==> 12-18: inputs <==
==> flow/design.v (excerpt) <==
module cordic_oscillator #(
    parameter SFIXED_WIDTH = 32,            
    parameter CORDIC_WIDTH = 16,            
    parameter SFIXED_TWO_PI = 32'h6487ED51,          
    parameter SFIXED_ZERO   = 32'd0,
    parameter CORDIC_GAIN   = 16'h26DD           
	 )(
    input  wire                      clk,
    input  wire                      rst,
    input  wire                      ce,
    input  wire signed [SFIXED_WIDTH-1:0] tuning_word,
    output wire signed [CORDIC_WIDTH-1:0] sin_out,
    output wire signed [CORDIC_WIDTH-1:0] cos_out,
    output wire                      valid_out
);
    reg signed [SFIXED_WIDTH-1:0] phase_acc;
    reg signed [SFIXED_WIDTH-1:0] next_phase;
    localparam signed [SFIXED_WIDTH-1:0] TWO_PI_S = SFIXED_TWO_PI;
    always @(posedge clk) begin
        if (rst) begin
            phase_acc <= {SFIXED_WIDTH{1'b0}};
        end
		  else if (ce) begin
            next_phase = phase_acc + tuning_word;
            if (next_phase >= TWO_PI_S)
                phase_acc <= next_phase - TWO_PI_S;
            else if (next_phase < 0)
                phase_acc <= next_phase + TWO_PI_S;
            else
                phase_acc <= next_phase;
        end
    end
    wire signed [CORDIC_WIDTH-1:0] x_fixed  = CORDIC_GAIN;   
    wire signed [CORDIC_WIDTH-1:0] y_fixed  = {CORDIC_WIDTH{1'b0}};
    wire signed [CORDIC_WIDTH-1:0] x_out;
    wire signed [CORDIC_WIDTH-1:0] y_out;
    wire        valid_pipe;
	 cordic_pipelined cordic_inst (
  ...
clock: 3.47 ns
lec_check: 0
cap_margin: 20
core_margin: 2
core_utilization: 70
cts_cluster_diameter: 351
setup_slack_margin: -0.33
slew_margin: 20
run.sh (not shown) runs the stock make flow with config.mk's settings and CLKGATE_MAP_FILE=.
==> 09-14 (differences from 12-18) <==
Settings changed: CORE_UTILIZATION 70 to 65, CTS_CLUSTER_DIAMETER 351 to not set, SETUP_SLACK_MARGIN -0.33 to not set.
==> flow/constraint.sdc (replaced) <==
create_clock -name core_clock -period 5.08 [get_ports {clk}]
set_input_delay 1.0160 -clock core_clock [delete_from_list [all_inputs] [get_ports {clk}]]
set_output_delay 1.0160 -clock core_clock [all_outputs]
set_load 0.01 [all_outputs]
==> 08-04 (differences from 12-18) <==
Settings changed: CORE_UTILIZATION 70 to 40, CTS_CLUSTER_DIAMETER 351 to not set, SETUP_SLACK_MARGIN -0.33 to not set.
==> flow/constraint.sdc (replaced) <==
create_clock -name core_clock -period 5.08 [get_ports {clk}]
set_input_delay 1.0160 -clock core_clock [delete_from_list [all_inputs] [get_ports {clk}]]
set_output_delay 1.0160 -clock core_clock [all_outputs]
set_load 0.01 [all_outputs]
==> 08-03 (differences from 12-18) <==
Settings changed: ABC_AREA set to 1, CAP_MARGIN 20 to 0, CORE_UTILIZATION 70 to 72, CTS_CLUSTER_DIAMETER 351 to not set, PLACE_DENSITY set to 0.65, SETUP_SLACK_MARGIN -0.33 to not set.
==> flow/constraint.sdc (replaced) <==
create_clock -name core_clock -period 3.73 [get_ports {clk}]
set_input_delay 0.7460 -clock core_clock [delete_from_list [all_inputs] [get_ports {clk}]]
set_output_delay 0.7460 -clock core_clock [all_outputs]
set_load 0.01 [all_outputs]
==> comparison table <==
Critical register-to-register path endpoint: 08-03 cordic_inst.y_pipe[16][15]; 09-14 cordic_inst.z_pipe[0][4]; 12-18 cordic_inst.x_pipe[16][15]; 08-04 cordic_inst.z_pipe[0][16]
Uppermost routed layer: 08-03 met5; 09-14 met4; 12-18 met5; 08-04 met4
Total stage count of the critical path: 08-03 18; 09-14 13; 12-18 15; 08-04 12
Post-Syn Instances: 08-03 9263; 09-14 7932; 12-18 7932; 08-04 7932
Sequential portion of the cell area: 08-03 25.0%; 09-14 26.8%; 12-18 23.7%; 08-04 26.1%
Post-synthesis cell type with the largest instance count: 08-03 nand2_1; 09-14 dfxtp_1; 12-18 dfxtp_1; 08-04 dfxtp_1
Layout non-clock buf frac: 08-03 6.22%; 09-14 2.72%; 12-18 11.3%; 08-04 3.14%
Length of routed wiring on met1: 08-03 83100 µm; 09-14 72000 µm; 12-18 84900 µm; 08-04 78400 µm
Simple logic cell fraction of the synthesized area: 08-03 20.2%; 09-14 15.3%; 12-18 15.3%; 08-04 15.3%
Combined area of the multi-input logic cells: 08-03 46700 µm²; 09-14 46300 µm²; 12-18 48700 µm²; 08-04 46300 µm²
Fraction of met2 tracks used by global routing: 08-03 69.7%; 09-14 53.7%; 12-18 70.3%; 08-04 32.7%
Signal inverters: 08-03 984; 09-14 407; 12-18 407; 08-04 407
Final setup skew: 08-03 0.0397 ns; 09-14 0.0434 ns; 12-18 0.0652 ns; 08-04 0.0732 ns
Well-tap cell count: 08-03 1276; 09-14 1391; 12-18 1276; 08-04 2233
Ant. Diodes: 08-03 5; 09-14 0; 12-18 2; 08-04 3
Met3 Track Usage GR: 08-03 9.99%; 09-14 3.10%; 12-18 6.93%; 08-04 2.54%
Tightest hold margin: 08-03 0.312 ns; 09-14 0.324 ns; 12-18 0.330 ns; 08-04 0.321 ns
Rel. slew slack: 08-03 30.3%; 09-14 34.3%; 12-18 44.9%; 08-04 38.9%
Total number of multi-input combinational cells: 08-03 7162; 09-14 6379; 12-18 6381; 08-04 6379
Run status: 08-03 finished with violations; 09-14 timing/DRC/antenna clean; 12-18 finished with violations; 08-04 timing/DRC/antenna clean
Reasons for failing layout checks: 08-03 setup timing; 09-14 -; 12-18 setup timing; 08-04 -
Floorplan Nets: 08-03 10300; 09-14 8925; 12-18 8925; 08-04 8925
Terminating pin of the worst hold path: 08-03 cordic_inst.quadrant_stages[6][1]; 09-14 cordic_inst.quadrant_stages[6][1]; 12-18 cordic_inst.quadrant_stages[14][0]; 08-04 cordic_inst.z_pipe[5][0]
Combined global-route utilization of all metal layers: 08-03 41.5%; 09-14 29.7%; 12-18 40.2%; 08-04 19.0%
XORs/XNORs by Area: 08-03 14.3%; 09-14 13.2%; 12-18 13.2%; 08-04 13.2%

---

==> v10: inputs <==
==> flow/design.v <==
module cordic_pipelined #(
    parameter MODE                    = 0,      
    parameter STAGES                  = 16,
    parameter CORDIC_WIDTH            = 16,
    parameter CORDIC_INTERNAL_WIDTH   = 20,
    parameter SFIXED_ZERO             = 32'd0,
    parameter SFIXED_PI               = 32'h3243F6A8,
    parameter SFIXED_PI_OVER_2        = 32'h1921FB54,
    parameter SFIXED_TWO_PI           = 32'h6487ED51
)(
    input  wire                                clk,
    input  wire                                rst,
    input  wire                                valid_in,
    input  wire  signed [CORDIC_WIDTH-1:0]      x_in,
    input  wire  signed [CORDIC_WIDTH-1:0]      y_in,
    input  wire  signed [CORDIC_INTERNAL_WIDTH-1:0] z_in,
    output reg                                 valid_out,
    output wire signed [CORDIC_WIDTH-1:0]      x_out,
    output wire signed [CORDIC_WIDTH-1:0]      y_out,
    output wire signed [CORDIC_WIDTH-1:0]      z_out
);
    wire signed [31:0] ANGLES [0:31];
    assign ANGLES[0]  = 32'h0000C90F;
    assign ANGLES[1]  = 32'h000076B1;
    assign ANGLES[2]  = 32'h00003EB6;
    assign ANGLES[3]  = 32'h00001FD5;
    assign ANGLES[4]  = 32'h00000FFA;
	 assign ANGLES[5]  = 32'h000007FF;
    assign ANGLES[6]  = 32'h000003FF;
    assign ANGLES[7]  = 32'h000001FF;
    assign ANGLES[8]  = 32'h000000FF;
    assign ANGLES[9]  = 32'h0000007F;
    assign ANGLES[10] = 32'h0000003F;
    assign ANGLES[11] = 32'h0000001F;
	  assign ANGLES[12] = 32'h0000000F;
    assign ANGLES[13] = 32'h00000007;
    assign ANGLES[14] = 32'h00000003;
    assign ANGLES[15] = 32'h00000001;
    assign ANGLES[16] = 32'h00000000;
    assign ANGLES[17] = 32'h00000000;
    assign ANGLES[18] = 32'h00000000;
	  assign ANGLES[19] = 32'h00000000;
    assign ANGLES[20] = 32'h00000000;
    assign ANGLES[21] = 32'h00000000;
    assign ANGLES[22] = 32'h00000000;
    assign ANGLES[23] = 32'h00000000;
    assign ANGLES[24] = 32'h00000000;
    assign ANGLES[25] = 32'h00000000;
    assign ANGLES[26] = 32'h00000000;
    assign ANGLES[27] = 32'h00000000;
	  assign ANGLES[28] = 32'h00000000;
    assign ANGLES[29] = 32'h00000000;
    assign ANGLES[30] = 32'h00000000;
    assign ANGLES[31] = 32'h00000000;
	  reg signed [CORDIC_INTERNAL_WIDTH-1:0] x_pipe [0:STAGES];
    reg signed [CORDIC_INTERNAL_WIDTH-1:0] y_pipe [0:STAGES];
    reg signed [CORDIC_INTERNAL_WIDTH-1:0] z_pipe [0:STAGES];
    reg [1:0]  quadrant_stages [0:STAGES];
    reg        valid_pipe      [0:STAGES];
    reg signed [CORDIC_INTERNAL_WIDTH-1:0] x_corrected,y_corrected,z_wrapped;
    localparam [31:0] PI_SH         = SFIXED_PI        >> 12;
    localparam [31:0] PI_OVER_2_SH  = SFIXED_PI_OVER_2 >> 12;
    localparam [31:0] TWO_PI_SH     = SFIXED_TWO_PI    >> 12;
    localparam signed [CORDIC_INTERNAL_WIDTH-1:0] Z_ZERO      = 0;
    localparam signed [CORDIC_INTERNAL_WIDTH-1:0] Z_PI        = PI_SH[CORDIC_INTERNAL_WIDTH-1:0];
    localparam signed [CORDIC_INTERNAL_WIDTH-1:0] Z_PI_OVER_2 = PI_OVER_2_SH[CORDIC_INTERNAL_WIDTH-1:0];
    localparam signed [CORDIC_INTERNAL_WIDTH-1:0] Z_TWO_PI    = TWO_PI_SH[CORDIC_INTERNAL_WIDTH-1:0];
    always @(posedge clk) begin
      if (rst) begin
         x_pipe[0] <= 0; y_pipe[0] <= 0; z_pipe[0] <= 0;
         quadrant_stages[0] <= 2'b00;
         valid_pipe[0] <= 0;
      end else begin
         z_wrapped = z_in;
         if (z_wrapped >  Z_PI)   z_wrapped =  z_wrapped-Z_TWO_PI;
         else if (z_wrapped <= -Z_PI) z_wrapped =  z_wrapped+Z_TWO_PI;
         if((z_wrapped>=Z_ZERO)&&(z_wrapped<=Z_PI_OVER_2)) begin
            quadrant_stages[0]<=2'b00;  z_pipe[0]<=z_wrapped;
         end
			else if((z_wrapped>Z_PI_OVER_2)&&((z_wrapped<=Z_PI)||(z_wrapped>= -Z_PI_OVER_2))) begin
            quadrant_stages[0]<=2'b01;  z_pipe[0]<=Z_PI-z_wrapped;
         end
         else if((z_wrapped<Z_ZERO)&&(z_wrapped>=-Z_PI_OVER_2)) begin
            quadrant_stages[0]<=2'b11;  z_pipe[0]<= -z_wrapped;
         end
			else begin
            quadrant_stages[0]<=2'b10;  z_pipe[0]<= -(Z_PI+z_wrapped);
         end
         x_pipe[0] <= {{(CORDIC_INTERNAL_WIDTH-CORDIC_WIDTH){x_in[CORDIC_WIDTH-1]}},x_in};
         y_pipe[0] <= {{(CORDIC_INTERNAL_WIDTH-CORDIC_WIDTH){y_in[CORDIC_WIDTH-1]}},y_in};
         valid_pipe[0] <= valid_in;
      end
   end
   genvar i;
   generate
      for (i=0; i<STAGES; i=i+1) begin : STAGES_GEN
         reg signed [CORDIC_INTERNAL_WIDTH-1:0] angle, dx, dy;
         reg sigma;
         always @(posedge clk) begin
           angle = ANGLES[i];
           sigma = (MODE==0) ? z_pipe[i][CORDIC_INTERNAL_WIDTH-1] : y_pipe[i][CORDIC_INTERNAL_WIDTH-1];
            dx    = (y_pipe[i] >>> i);
            dy    = (x_pipe[i] >>> i);
            if (sigma==0) begin
               x_pipe[i+1] <= x_pipe[i] - dx;
               y_pipe[i+1] <= y_pipe[i] + dy;
               z_pipe[i+1] <= z_pipe[i] - angle;
            end else begin
              x_pipe[i+1] <= x_pipe[i] + dx;
               y_pipe[i+1] <= y_pipe[i] - dy;
               z_pipe[i+1] <= z_pipe[i] + angle;
            end
            valid_pipe[i+1]      <= rst ? 1'b0 : valid_pipe[i];
            quadrant_stages[i+1] <= quadrant_stages[i];
         end
      end
   endgenerate
	 always @(posedge clk) begin
      case(quadrant_stages[STAGES])
         2'b00:  begin x_corrected <=  x_pipe[STAGES]; y_corrected <= y_pipe[STAGES]; end
         2'b11:  begin x_corrected <=  x_pipe[STAGES]; y_corrected <= -y_pipe[STAGES];end
         default:begin x_corrected <= -x_pipe[STAGES]; y_corrected <=  y_pipe[STAGES];end
      endcase
      valid_out <= rst ? 1'b0 : valid_pipe[STAGES];
   end
   assign x_out = x_corrected[CORDIC_WIDTH-1:0];
   assign y_out = y_corrected[CORDIC_WIDTH-1:0];
   assign z_out = z_pipe[STAGES][CORDIC_WIDTH-1:0];
endmodule
module cordic_oscillator #(
    parameter SFIXED_WIDTH = 32,            
    parameter CORDIC_WIDTH = 16,            
    parameter SFIXED_TWO_PI = 32'h6487ED51,          
    parameter SFIXED_ZERO   = 32'd0,
    parameter CORDIC_GAIN   = 16'h26DD           
	 )(
    input  wire                      clk,
    input  wire                      rst,
    input  wire                      ce,
    input  wire signed [SFIXED_WIDTH-1:0] tuning_word,
    output wire signed [CORDIC_WIDTH-1:0] sin_out,
    output wire signed [CORDIC_WIDTH-1:0] cos_out,
    output wire                      valid_out
);
    reg signed [SFIXED_WIDTH-1:0] phase_acc;
    reg signed [SFIXED_WIDTH-1:0] next_phase;
    localparam signed [SFIXED_WIDTH-1:0] TWO_PI_S = SFIXED_TWO_PI;
    always @(posedge clk) begin
        if (rst) begin
            phase_acc <= {SFIXED_WIDTH{1'b0}};
        end
		  else if (ce) begin
            next_phase = phase_acc + tuning_word;
            if (next_phase >= TWO_PI_S)
                phase_acc <= next_phase - TWO_PI_S;
            else if (next_phase < 0)
                phase_acc <= next_phase + TWO_PI_S;
            else
                phase_acc <= next_phase;
        end
    end
    wire signed [CORDIC_WIDTH-1:0] x_fixed  = CORDIC_GAIN;   
    wire signed [CORDIC_WIDTH-1:0] y_fixed  = {CORDIC_WIDTH{1'b0}};
    wire signed [CORDIC_WIDTH-1:0] x_out;
    wire signed [CORDIC_WIDTH-1:0] y_out;
    wire        valid_pipe;
	 cordic_pipelined cordic_inst (
        .clk       (clk),
        .rst       (rst),
        .x_in      (x_fixed),
        .y_in      (y_fixed),
        .z_in      (phase_acc[31:12]),
        .x_out     (x_out),
        .y_out     (y_out),
        .z_out     (),           
        .valid_in  (1'b1),
        .valid_out (valid_pipe)
    );
    assign sin_out   = y_out;
    assign cos_out   = x_out;
    assign valid_out = valid_pipe;
endmodule
==> flow/run.sh <==
#!/bin/bash
# the make line also repeats each setting of config.mk as NAME=value (left out here)
make -C /OpenROAD-flow-scripts/flow DESIGN_CONFIG=/design/flow/config.mk WORK_HOME=/design/flow/orfs CLKGATE_MAP_FILE= finish
==> flow/config.mk <==
export PLATFORM = sky130hd
export DESIGN_NAME = cordic_oscillator
export DESIGN_NICKNAME = cordic_oscillator
export VERILOG_FILES = /design/flow/design.v
export SDC_FILE = /design/flow/constraint.sdc
export NUM_CORES = 4
export LEC_CHECK = 0
export ABC_AREA = 1
export CAP_MARGIN = 20
export CELL_PAD_IN_SITES_DETAIL_PLACEMENT = 2
export CELL_PAD_IN_SITES_GLOBAL_PLACEMENT = 3
export CORE_MARGIN = 2
export CORE_UTILIZATION = 49
export GPL_ROUTABILITY_DRIVEN = 1
export GPL_TIMING_DRIVEN = 1
export SLEW_MARGIN = 25
export TNS_END_PERCENT = 95
==> flow/constraint.sdc <==
create_clock -name core_clock -period 3.46 [get_ports {clk}]
set_input_delay 0.6920 -clock core_clock [delete_from_list [all_inputs] [get_ports {clk}]]
set_output_delay 0.6920 -clock core_clock [all_outputs]
set_load 0.01 [all_outputs]
==> inputs of v21, as changes to v10 <==
==> flow/config.mk (replaced) <==
export PLATFORM = sky130hd
export DESIGN_NAME = cordic_oscillator
export DESIGN_NICKNAME = cordic_oscillator
export VERILOG_FILES = /design/flow/design.v
export SDC_FILE = /design/flow/constraint.sdc
export NUM_CORES = 4
export LEC_CHECK = 0
export CAP_MARGIN = 20
export CORE_MARGIN = 2
export CORE_UTILIZATION = 70
export CTS_CLUSTER_DIAMETER = 268
export CTS_CLUSTER_SIZE = 35
export SLEW_MARGIN = 20
==> flow/constraint.sdc (replaced) <==
create_clock -name core_clock -period 2.66 [get_ports {clk}]
set_input_delay 0.5320 -clock core_clock [delete_from_list [all_inputs] [get_ports {clk}]]
set_output_delay 0.5320 -clock core_clock [all_outputs]
set_load 0.01 [all_outputs]
==> inputs of v16, as changes to v10 <==
==> flow/config.mk (replaced) <==
export PLATFORM = sky130hd
export DESIGN_NAME = cordic_oscillator
export DESIGN_NICKNAME = cordic_oscillator
export VERILOG_FILES = /design/flow/design.v
export SDC_FILE = /design/flow/constraint.sdc
export NUM_CORES = 4
export LEC_CHECK = 0
export CAP_MARGIN = 20
export CELL_PAD_IN_SITES_GLOBAL_PLACEMENT = 3
export CORE_MARGIN = 2
export CORE_UTILIZATION = 40
export CTS_CLUSTER_SIZE = 95
export GPL_TIMING_DRIVEN = 0
export SLEW_MARGIN = 20
==> flow/constraint.sdc (replaced) <==
create_clock -name core_clock -period 5.5 [get_ports {clk}]
set_input_delay 1.1000 -clock core_clock [delete_from_list [all_inputs] [get_ports {clk}]]
set_output_delay 1.1000 -clock core_clock [all_outputs]
set_load 0.01 [all_outputs]
==> results_slide.txt <==
Key Metrics from the Run

Status
  • Outcome: did not finish
  • Stop err: [ERROR DPL-0038] Utilization greater than 100%, impossible to legalize
  • Stage reached: clock tree synthesis

Yosys
  • Xor+xnor area frac: 0.132
  • Adders+Majority by Area: 0.179
  • Mapped Cells: 7932
Source of the figures above: v21

==> results_slide.txt <==
Key Metrics from the Run

Clocking
  • Clk buf depth: 3

Worst setup path
  • R2r setup slk: 310 ps

Status
  • Outcome: complete, no violations

Yosys
  • Adders+Majority by Area: 0.179
  • Xor+xnor area frac: 0.132
  • Main logic family after synthesis: AND-OR/OR-AND gates

Final layout
  • Nonclk buf count: 203

Drt
  • DR WL met2: 84.2 mm

Die
  • Std-Cell Core Area: 0.171 mm2
Source of the figures above: v16

==> results_slide.txt <==
Key Metrics from the Run

Status
  • Outcome: did not finish
  • Stage reached: global placement without I/O
  • Stop err: [ERROR GPL-0301] Utilization 109.878 % exceeds 100%.

Yosys
  • Mapped Cells: between 9000 and 10000
  • Netlist Area Pre-Place: 0.0702 mm2
  • Adders+Majority by Area: 0.176
  • Post-synth regs: 1011
  • Xor+xnor area frac: 0.143
Source of the figures above: v10

